==> wip/garnet: inputs <==
==> flow/design.v <==
`timescale 1ns / 1ps
module clock #(parameter start_time = 0, parameter end_time = 100)(
    input wire in,
    input wire rst,
    output reg out,
    output wire rise
);
    reg [31:0] counter;
    assign rise = (counter >= (end_time >> 1)) & ~out;
    always @(posedge in) begin
        if (rst) begin
            counter <= start_time;
            out <= 1'b0;
        end else begin
            counter <= (counter >= (end_time >> 1)) ? 1 : counter + 1;
            out <= (counter >= (end_time >> 1)) ? ~out : out;
        end
    end
endmodule
`timescale 1ns / 1ps
module stopwatch(clk, rst, btnS, btnR, sw, an, seg);
input clk;
input rst;
input btnS, btnR;
input [7:0] sw;
output reg [3:0] an;
output reg [7:0] seg;
reg [3:0] seg_value;
wire [3:0] seg3, seg2, seg1, seg0;
reg adj_sec;
reg adj;
reg digits_on;
wire one_hz_clk;
wire two_hz_clk;
wire segment_clk;
wire blink_clk;
wire debounce_clk;
wire one_hz_rise;
wire two_hz_rise;
wire segment_rise;
wire blink_rise;
wire debounce_rise;
reg [31:0] sec_counter;
reg [1:0] seg_index;
clock #(.start_time(0), .end_time(200)) my_one_hz_clk(.in(clk), .rst(rst), .out(one_hz_clk), .rise(one_hz_rise));
clock #(.start_time(0), .end_time(100)) my_two_hz_clk(.in(clk), .rst(rst), .out(two_hz_clk), .rise(two_hz_rise));
clock #(.start_time(0), .end_time(4)) my_segment_clk(.in(clk), .rst(rst), .out(segment_clk), .rise(segment_rise));
clock #(.start_time(0), .end_time(20)) my_blink_clk(.in(clk), .rst(rst), .out(blink_clk), .rise(blink_rise));
clock #(.start_time(0), .end_time(10)) my_debounce_clk(.in(clk), .rst(rst), .out(debounce_clk), .rise(debounce_rise));
wire [1:0] next_index = seg_index + 2'd1;
assign seg0 = (sec_counter % 60)  % 10;
assign seg1 = (sec_counter % 60)  / 10;
assign seg2 = (sec_counter / 60)  % 10;
assign seg3 = (sec_counter / 600) % 10;
always @(*) begin
    case (next_index)
        0: seg_value = (digits_on || ~sw[1]) ? seg0 : 10;
        1: seg_value = (digits_on || ~sw[1]) ? seg1 : 10;
        2: seg_value = (digits_on ||  sw[1]) ? seg2 : 10;
        default: seg_value = (digits_on ||  sw[1]) ? seg3 : 10;
    endcase
end
always @(posedge clk) begin
    if (rst) begin
        adj_sec   <= 1'b0;
        adj       <= 1'b0;
        seg_index <= 2'd0;
        an        <= 4'b1111;
        seg       <= 8'b11111111;
    end else if (segment_rise) begin
        adj_sec   <= sw[1];
        adj       <= sw[0];
        seg_index <= next_index;
        an        <= ~(4'b0001 << next_index);
        case (seg_value)
            0: seg <= ~8'b11111100;
            1: seg <= ~8'b01100000;
            2: seg <= ~8'b11011010;
            3: seg <= ~8'b11110010;
            4: seg <= ~8'b01100110;
            5: seg <= ~8'b10110110;
            6: seg <= ~8'b10111110;
            7: seg <= ~8'b11100000;
            8: seg <= ~8'b11111110;
            9: seg <= ~8'b11110110;
            default: seg <= 8'b11111111;
        endcase
    end
end
reg [1:0] reset_state;
reg [2:0] pause_state;
reg stop_tick;
reg has_ticked_once;
wire [1:0] reset_sample = {btnR, reset_state[1]};
wire [2:0] pause_sample = {pause_state[2] && btnS, btnS, pause_state[1]};
always @(posedge clk) begin
    if (rst) begin
        reset_state     <= 2'b00;
        pause_state     <= 3'b000;
        stop_tick       <= 1'b0;
        has_ticked_once <= 1'b0;
        sec_counter     <= 32'd0;
    end else if (debounce_rise) begin
        if (reset_sample == 2'b11) begin
            reset_state <= 2'b00;
            pause_state <= pause_sample;
            sec_counter <= 0;
        end else if (pause_sample == 3'b011) begin
            reset_state <= reset_sample;
            pause_state <= 3'b100;
            stop_tick   <= ~stop_tick;
        end else begin
            reset_state <= reset_sample;
            pause_state <= pause_sample;
            if (adj ? two_hz_clk : one_hz_clk) begin
                if (~has_ticked_once && ~stop_tick) begin
                    has_ticked_once <= 1'b1;
                    if (adj && ~adj_sec) begin
                        sec_counter <= (sec_counter / 60 >= 99)
                                  ? (sec_counter % 60)
                                  : (sec_counter + 60);
                    end else if (adj) begin
                        sec_counter <= (sec_counter / 60) * 60 + ((sec_counter + 1) % 60);
                    end else begin
                        sec_counter <= sec_counter + 1;
                    end
                end
            end else has_ticked_once <= 1'b0;
        end
    end
end
always @(posedge clk) begin
    if (rst)
        digits_on <= 1'b0;
    else if (blink_rise)
        digits_on <= (~adj || ~digits_on);
end
endmodule
==> flow/run.sh <==
#!/bin/bash
# the make line also repeats each setting of config.mk as NAME=value (left out here)
make -C /OpenROAD-flow-scripts/flow DESIGN_CONFIG=/design/flow/config.mk WORK_HOME=/design/flow/orfs CLKGATE_MAP_FILE= finish
==> flow/config.mk <==
export PLATFORM = sky130hd
export DESIGN_NAME = stopwatch
export DESIGN_NICKNAME = stopwatch
export VERILOG_FILES = /design/flow/design.v
export SDC_FILE = /design/flow/constraint.sdc
export NUM_CORES = 4
export LEC_CHECK = 0
export ABC_AREA = 0
export CAP_MARGIN = 30
export CELL_PAD_IN_SITES_DETAIL_PLACEMENT = 0
export CORE_ASPECT_RATIO = 0.5
export CORE_MARGIN = 2
export CORE_UTILIZATION = 54
export CTS_CLUSTER_DIAMETER = 70
export CTS_CLUSTER_SIZE = 14
export GPL_TIMING_DRIVEN = 1
export PLACE_DENSITY_LB_ADDON = 0.19
export SETUP_SLACK_MARGIN = -0.14
export SLEW_MARGIN = 5
export TNS_END_PERCENT = 5
==> flow/constraint.sdc <==
create_clock -name core_clock -period 31.5 [get_ports {clk}]
set_input_delay 6.3000 -clock core_clock [delete_from_list [all_inputs] [get_ports {clk}]]
set_output_delay 6.3000 -clock core_clock [all_outputs]
set_load 0.01 [all_outputs]
==> wip/juniper: changes against wip/garnet <==
CORE_UTILIZATION = 72   (was 54)
PLACE_DENSITY = 0.76   (was not set)
PLACE_DENSITY_LB_ADDON = not set   (was 0.19)
==> results <==
Between wip/juniper and wip/garnet, the lower final cell count is in wip/juniper (gap about 4%, measured against wip/garnet).
Against wip/garnet, the via count of wip/juniper is larger by about 2%.
In area after synthesis, wip/garnet and wip/juniper do not differ.
Flip-flop count is the same in wip/juniper and wip/garnet.
Between wip/garnet and wip/juniper, the lower die area is in wip/juniper (gap 33%, measured against wip/juniper).
